Design LMFE, start of the top module:
module LMFE ( clk, reset, Din, in_en, busy, out_valid, Dout, mem_cen, mem_wen, mem_addr, mem_d, mem_q);
Size in the first run: about 5100 cells after synthesis, roughly 480 flip-flops, about 49 I/O pins, ~38000 um^2 of cells after synthesis.
make LEC_CHECK=0 ABC_AREA=1 CAP_MARGIN=5 CORE_MARGIN=2 CORE_UTILIZATION=68 CTS_CLUSTER_DIAMETER=377 CTS_CLUSTER_SIZE=45 HOLD_SLACK_MARGIN=0.29 SLEW_MARGIN=20 finish   # period 2.56 ns
run.sh (not shown) runs the stock make flow with config.mk's settings and CLKGATE_MAP_FILE=.
The first run ended with an error in global routing (5_1_grt), error GRT-0232.
==> next run, changes <==
ABC_AREA = not set   (was 1)
CAP_MARGIN = 20   (was 5)
CORE_UTILIZATION = 36   (was 68)
CTS_CLUSTER_DIAMETER = not set   (was 377)
CTS_CLUSTER_SIZE = not set   (was 45)
HOLD_SLACK_MARGIN = not set   (was 0.29)
clock period = 8.77 ns   (was 2.56 ns; I/O delays follow)
The new run ran to the end with no violations.
Die area grows by well over a third.
Synthesized cell count goes down by about a fifth.
Area after synthesis goes up slightly.
==> next run, changes <==
CAP_MARGIN = 15   (was 20)
CORE_UTILIZATION = 70   (was 36)
CTS_CLUSTER_DIAMETER = 93   (was not set)
clock period = 2.91 ns   (was 8.77 ns; I/O delays follow)
Outcome:
- With this change the flow finished with negative setup slack left
- setup slack degrades by 4.2 ns
- first-iteration DRC count rose by 110%
- final area rose by 14%
- sequential share of layout area fell by 3.6 points
- global-route usage rose by 19 points

* * *

== garnet ==
LMFE again, from the RTL that the note above started with.
==> flow/design.v (excerpt) <==
module LMFE ( clk, reset, Din, in_en, busy, out_valid, Dout, mem_cen, mem_wen, mem_addr, mem_d, mem_q);
Settings: LEC_CHECK=0, ABC_AREA=1, CAP_MARGIN=40, CORE_MARGIN=2, CORE_UTILIZATION=72, CTS_CLUSTER_DIAMETER=371, CTS_CLUSTER_SIZE=15, HOLD_SLACK_MARGIN=0.28, PLACE_DENSITY=0.73, SLEW_MARGIN=20; clock period 2.82 ns.
What the final checks of garnet revealed, after a flow that finished every stage, was a layout that fails on setup timing.
### garnet -> xenon
Settings: removing PLACE_DENSITY (formerly 0.73); removing CTS_CLUSTER_SIZE (formerly 15); removing ABC_AREA (formerly 1); changing CORE_UTILIZATION from 72 to 65; changing CAP_MARGIN from 40 to 20; removing HOLD_SLACK_MARGIN (formerly 0.28); removing CTS_CLUSTER_DIAMETER (formerly 371); changing the clock period (ns, I/O delays scaled along) from 2.82 to 3.25.
Findings:
- xenon reached the end of the flow, and the finished layout is clean on the timing, design-rule and antenna checks.
- Looking at garnet and xenon, the critical path's largest stage delay is a wash.
- xenon against garnet: post-layout minimum cycle time went up; utilization decreased 10 points; die outline area saw an increase.
[inputs] cedar vs xenon
Settings: CTS_CLUSTER_DIAMETER now 30, previously not set; CTS_CLUSTER_SIZE now 24, previously not set; SETUP_SLACK_MARGIN now 0.85, previously not set.
==> results <==
cedar reached the final stage; the timing, design-rule and antenna checks on its layout passed.
The number of multi-input combinational cells in the layout on cedar is in line with that on xenon.
In terms of core outline area, xenon and cedar differ only marginally.
cedar vs xenon — routed wire length on met2 climbed by more than 10%
As of cedar, post-detailed-placement half-perimeter wirelength had fallen slightly compared to xenon.
For yarrow, these inputs were changed with respect to cedar:
Settings: CORE_UTILIZATION: 65 -> 66; CTS_CLUSTER_DIAMETER: 30 -> unset; ABC_AREA: unset -> 1; CTS_CLUSTER_SIZE: 24 -> 98; SETUP_SLACK_MARGIN: 0.85 -> unset; the clock period (ns, I/O delays scaled along): 3.25 -> 3.39.
Findings:
- Cell depth of the worst flop-to-flop path (lower): yarrow
- Compared with cedar, yarrow shows proportion of cell area occupied by registers higher by 4.3 points.
- From cedar to yarrow the numbers moved as follows: instance count on the critical path dropped 2.
- Compare yarrow and cedar | slack of the critical path lower: cedar
- Compared with cedar, yarrow shows synthesis area per yosys that has gone down slightly.
- Taking cedar as the reference, in yarrow minimum period implied by the final worst setup slack saw an increase; synthesized area fell about 0.9%.
- Post-layout instance area sits lower in yarrow than in cedar.

* * *

## red
LMFE again, from the RTL that the note above started with.
// LMFE
module LMFE ( clk, reset, Din, in_en, busy, out_valid, Dout, mem_cen, mem_wen, mem_addr, mem_d, mem_q);
input   clk;
input   reset;
input   in_en;
output  busy;
output  out_valid;
input   [7:0]  Din;
output  [7:0]  Dout;
output  mem_cen;
output  mem_wen;
output  [9:0]  mem_addr;
output  [7:0]  mem_d;
input   [7:0]  mem_q;
wire [7:0] med_d_w;
wire med_en_w;
wire med_del_w;
wire newline_w;
control MainCT( .clk(clk), .rst(reset), .data_in(Din), .in_en(in_en), .busy(busy), .med_data(med_d_w), .med_en(med_en_w), .med_del(med_del_w), .cen(mem_cen), .wen(mem_wen), .addr(mem_addr), .memd(mem_d), .memq(mem_q), .out_valid(out_valid), .newline(newline_w));
insert_sort med(.clk(clk), .rst(reset) , .data_valid(med_en_w) , .data_in(med_d_w), .data_out(Dout), .del_valid(med_del_w), .newline(newline_w)); 
endmodule
make LEC_CHECK=0 CAP_MARGIN=0 CELL_PAD_IN_SITES_DETAIL_PLACEMENT=0 CELL_PAD_IN_SITES_GLOBAL_PLACEMENT=2 CORE_ASPECT_RATIO=1.06 CORE_MARGIN=2 CORE_UTILIZATION=20 CTS_CLUSTER_DIAMETER=77 CTS_CLUSTER_SIZE=69 GPL_ROUTABILITY_DRIVEN=0 GPL_TIMING_DRIVEN=0 MAX_ROUTING_LAYER=met4 MIN_ROUTING_LAYER=met1 PLACE_DENSITY_LB_ADDON=0.28 SLEW_MARGIN=40 finish   # period 2.85 ns
red finished all stages; however, its layout fails the closing checks, the failures being setup timing.
Modified inputs, blue compared to red
Settings: a deleted CORE_ASPECT_RATIO that had been 1.06; a deleted CELL_PAD_IN_SITES_GLOBAL_PLACEMENT that had been 2; a change of CAP_MARGIN from 0 to 20; a change of CORE_UTILIZATION from 20 to 16; a deleted CTS_CLUSTER_SIZE that had been 69; a deleted GPL_ROUTABILITY_DRIVEN that had been 0; a deleted CELL_PAD_IN_SITES_DETAIL_PLACEMENT that had been 0; a change of SLEW_MARGIN from 40 to 20; a deleted MIN_ROUTING_LAYER that had been met1; a deleted CTS_CLUSTER_DIAMETER that had been 77; a deleted PLACE_DENSITY_LB_ADDON that had been 0.28; a deleted MAX_ROUTING_LAYER that had been met4; a deleted GPL_TIMING_DRIVEN that had been 0; a change of the clock period (ns, I/O delays scaled along) from 2.85 to 4.21.
Results
- Across red and blue, a clean result was obtained everywhere but in red.
- [flow] red | stages: complete | final checks: fail | reason: setup timing
- From red to blue the numbers moved as follows: total of cells resized after clock tree synthesis moved down, number of multi-input logic gates neither gained nor lost much.
- Overall die area of blue exceeds that of red by more than 10%.
- The total via count in the routed design of blue was superior to that of red.
- Relative to red, number of signal-net buffers in the layout has decreased by 72% in blue.
- NOTE horizontal extent of the die red->blue increased by more than 10%
For green, these inputs were changed with respect to blue:
Settings: CTS_CLUSTER_SIZE now 28, previously not set; CTS_CLUSTER_DIAMETER now 270, previously not set; CORE_UTILIZATION now 68, was 16; the clock period (ns, I/O delays scaled along) now 3.25, was 4.21.
## What came out
green reached the final stage; the timing, design-rule and antenna checks on its layout passed. On per-cell via count in the routed design: green sits above blue. Going from blue to green, first-iteration DRC count increased by about 9% relative to the old numbers. Relative to blue, number of clock buffer instances in the layout has decreased by about 54% in green. Status: worst hold slack after final layout parity (green, blue). The final reports for green and blue show final critical delay including setup and external delays lower in the former. Diff blue -> green: worst setup timing slack at the placement stage saw a decrease; cell area reported after detailed placement saw a decrease.
What orange does differently from green at the input level:
Settings: CORE_UTILIZATION: 68 -> 70; CTS_CLUSTER_SIZE: 28 -> unset; CTS_CLUSTER_DIAMETER: 270 -> 371; ABC_AREA: unset -> 1; the clock period (ns, I/O delays scaled along): 3.25 -> 2.82.
## What came out
orange: complete, dirty (setup timing). Worst hold slack: orange worse than green. Between orange and green, it is orange whose global-route usage is higher, by 5.4 points. Of the two values seen for highest-delay cell along the critical path, sky130_fd_sc_hd__dfrtp_1 was produced by orange and sky130_fd_sc_hd__or4_4 by green. Setup slack ended up 0.25 ns lower on orange than on green. Relative to green, the clock skew of orange is lower by 0.0051 ns. Diff green -> orange | met3 wire length | up by more than 100%.
Relative to orange, the following input files were edited for purple:
Settings: removing ABC_AREA (formerly 1); changing CORE_UTILIZATION from 70 to 40; removing CTS_CLUSTER_DIAMETER (formerly 371); changing the clock period (ns, I/O delays scaled along) from 2.82 to 6.0.
Notes after the runs:
- Having completed the whole flow, purple delivered a layout that passed the timing, design-rule and antenna checks.
- Going from orange to purple, non-clock buffer count shrank by more than half.
- | met2 demand-to-capacity share in global routing | lower: purple |
- Post-route fraction of the period consumed by the critical path: lower on purple
- orange vs purple, cell with the biggest individual delay on the critical path: sky130_fd_sc_hd__dfrtp_1 vs sky130_fd_sc_hd__dfrtp_4
- Taking orange as the reference, in purple placed instance count shows a reduction of 443, number of vias in the routed layout shows a reduction of 19%.
- orange ended up with MainCT.work_counter[0] as its launching instance or port of the critical path; purple ended up with med.in_r[2].

* * *

Starting RTL as in the previous note.
// LMFE
module LMFE ( clk, reset, Din, in_en, busy, out_valid, Dout, mem_cen, mem_wen, mem_addr, mem_d, mem_q);
Settings: LEC_CHECK=0, CAP_MARGIN=0, CELL_PAD_IN_SITES_DETAIL_PLACEMENT=1, CELL_PAD_IN_SITES_GLOBAL_PLACEMENT=2, CORE_ASPECT_RATIO=1.06, CORE_MARGIN=2, CORE_UTILIZATION=20, CTS_CLUSTER_DIAMETER=77, CTS_CLUSTER_SIZE=81, GPL_TIMING_DRIVEN=0, MIN_ROUTING_LAYER=met2, PLACE_DENSITY_LB_ADDON=0.28, SLEW_MARGIN=40; clock period 2.85 ns.
The first run finished with negative setup slack left.
Then changed:
==> flow/config.mk (replaced) <==
export PLATFORM = sky130hd
export DESIGN_NAME = LMFE
export DESIGN_NICKNAME = LMFE
export VERILOG_FILES = /design/flow/design.v
export SDC_FILE = /design/flow/constraint.sdc
export NUM_CORES = 4
export LEC_CHECK = 0
export ABC_AREA = 1
export CAP_MARGIN = 20
export CORE_MARGIN = 2
export CORE_UTILIZATION = 72
export SLEW_MARGIN = 20
==> flow/constraint.sdc (replaced) <==
create_clock -name core_clock -period 5.38 [get_ports {clk}]
set_input_delay 1.0760 -clock core_clock [delete_from_list [all_inputs] [get_ports {clk}]]
set_output_delay 1.0760 -clock core_clock [all_outputs]
set_load 0.01 [all_outputs]
Now the flow finished clean.
Register-to-register slack is better by 1.8 ns.
Cell count decreases by about 21%.
Cell area falls by 23%.
Then changed:
--- a/flow/config.mk
+++ b/flow/config.mk
@@ -8,5 +8,10 @@
 export ABC_AREA = 1
 export CAP_MARGIN = 20
+export CORE_ASPECT_RATIO = 0.92
 export CORE_MARGIN = 2
 export CORE_UTILIZATION = 72
+export CTS_CLUSTER_DIAMETER = 311
+export CTS_CLUSTER_SIZE = 10
+export SETUP_SLACK_MARGIN = 1.59
 export SLEW_MARGIN = 20
+export TNS_END_PERCENT = 10
=>
- The changed run went through all stages and came out clean
- clock-buffer cell count decreases by 17
- synthesized cell count stays the same
- design area decreases by 0.87%
- worst setup slack gets better by 0.33 ns
- utilization decreases by 1.0 points
- non-clock buffer count increases by 2
- wire length decreases by 1.3%
- die size is about the same
- critical path depth increases by 1
- clock skew increases by 0.013 ns
Then changed:
==> flow/config.mk (replaced) <==
export PLATFORM = sky130hd
export DESIGN_NAME = LMFE
export DESIGN_NICKNAME = LMFE
export VERILOG_FILES = /design/flow/design.v
export SDC_FILE = /design/flow/constraint.sdc
export NUM_CORES = 4
export LEC_CHECK = 0
export ABC_AREA = 1
export CAP_MARGIN = 20
export CORE_MARGIN = 2
export CORE_UTILIZATION = 72
export CTS_CLUSTER_DIAMETER = 371
export CTS_CLUSTER_SIZE = 15
export PLACE_DENSITY_LB_ADDON = 0.01
export SLEW_MARGIN = 20
==> flow/constraint.sdc (replaced) <==
create_clock -name core_clock -period 2.82 [get_ports {clk}]
set_input_delay 0.5640 -clock core_clock [delete_from_list [all_inputs] [get_ports {clk}]]
set_output_delay 0.5640 -clock core_clock [all_outputs]
set_load 0.01 [all_outputs]
Effect: This time the run completed and failed the layout checks on negative setup slack. Maximum frequency grows by 24%. Clock skew barely changes. Setup slack gets worse by 1.8 ns. Area after synthesis stays the same.

* * *

LMFE again, from the RTL that the note above started with.
==> flow/config.mk <==
export PLATFORM = sky130hd
export DESIGN_NAME = LMFE
export DESIGN_NICKNAME = LMFE
export VERILOG_FILES = /design/flow/design.v
export SDC_FILE = /design/flow/constraint.sdc
export NUM_CORES = 4
export LEC_CHECK = 0
export CAP_MARGIN = 10
export CELL_PAD_IN_SITES_GLOBAL_PLACEMENT = 1
export CORE_ASPECT_RATIO = 1.06
export CORE_MARGIN = 2
export CORE_UTILIZATION = 59
export CTS_CLUSTER_SIZE = 81
export GPL_TIMING_DRIVEN = 1
export HOLD_SLACK_MARGIN = -0.06
export MIN_ROUTING_LAYER = met1
export PLACE_DENSITY = 0.62
export SLEW_MARGIN = 20
==> flow/constraint.sdc <==
create_clock -name core_clock -period 3.47 [get_ports {clk}]
set_input_delay 0.6940 -clock core_clock [delete_from_list [all_inputs] [get_ports {clk}]]
set_output_delay 0.6940 -clock core_clock [all_outputs]
set_load 0.01 [all_outputs]
Next try:
Settings changed: CAP_MARGIN 10 to 20, CELL_PAD_IN_SITES_GLOBAL_PLACEMENT 1 to not set, CORE_ASPECT_RATIO 1.06 to not set, CORE_UTILIZATION 59 to 40, CTS_CLUSTER_SIZE 81 to not set, GPL_TIMING_DRIVEN 1 to not set, HOLD_SLACK_MARGIN -0.06 to not set, MIN_ROUTING_LAYER met1 to not set, PLACE_DENSITY 0.62 to not set.
Clock period 3.47 ns to 4.21 ns, I/O delays scaled along.
Effect:
- The new run ran to the end with no violations
- hold slack barely changes
- sequential share of layout area is about the same
- worst setup slack improved by 0.37 ns
- global-route usage is lower by 9.8 points
- maximum frequency is lower by about 10%
- first-iteration DRC count is lower by about 0.9%
- clock-buffer cell count is higher by 11
- clock skew is lower by 0.0046 ns
Next try:
Settings changed: CORE_UTILIZATION 40 to 70.
Clock period 4.21 ns to 3.5 ns, I/O delays scaled along.
Final area goes down by 0.98%. Critical path depth is unchanged. Wire length goes down by 4.9%.
Next try:
Settings changed: CORE_UTILIZATION 70 to 71, CTS_CLUSTER_DIAMETER set to 57, SETUP_SLACK_MARGIN set to 0.85.
Clock period 3.5 ns to 3.25 ns, I/O delays scaled along.
Effect:
- This time the run ran to the end with violations: negative setup slack
- worst setup slack is worse by 0.99 ns
- register-to-register slack is worse by 0.99 ns
- die area goes down by about 1.4%
- critical path depth increases by 3
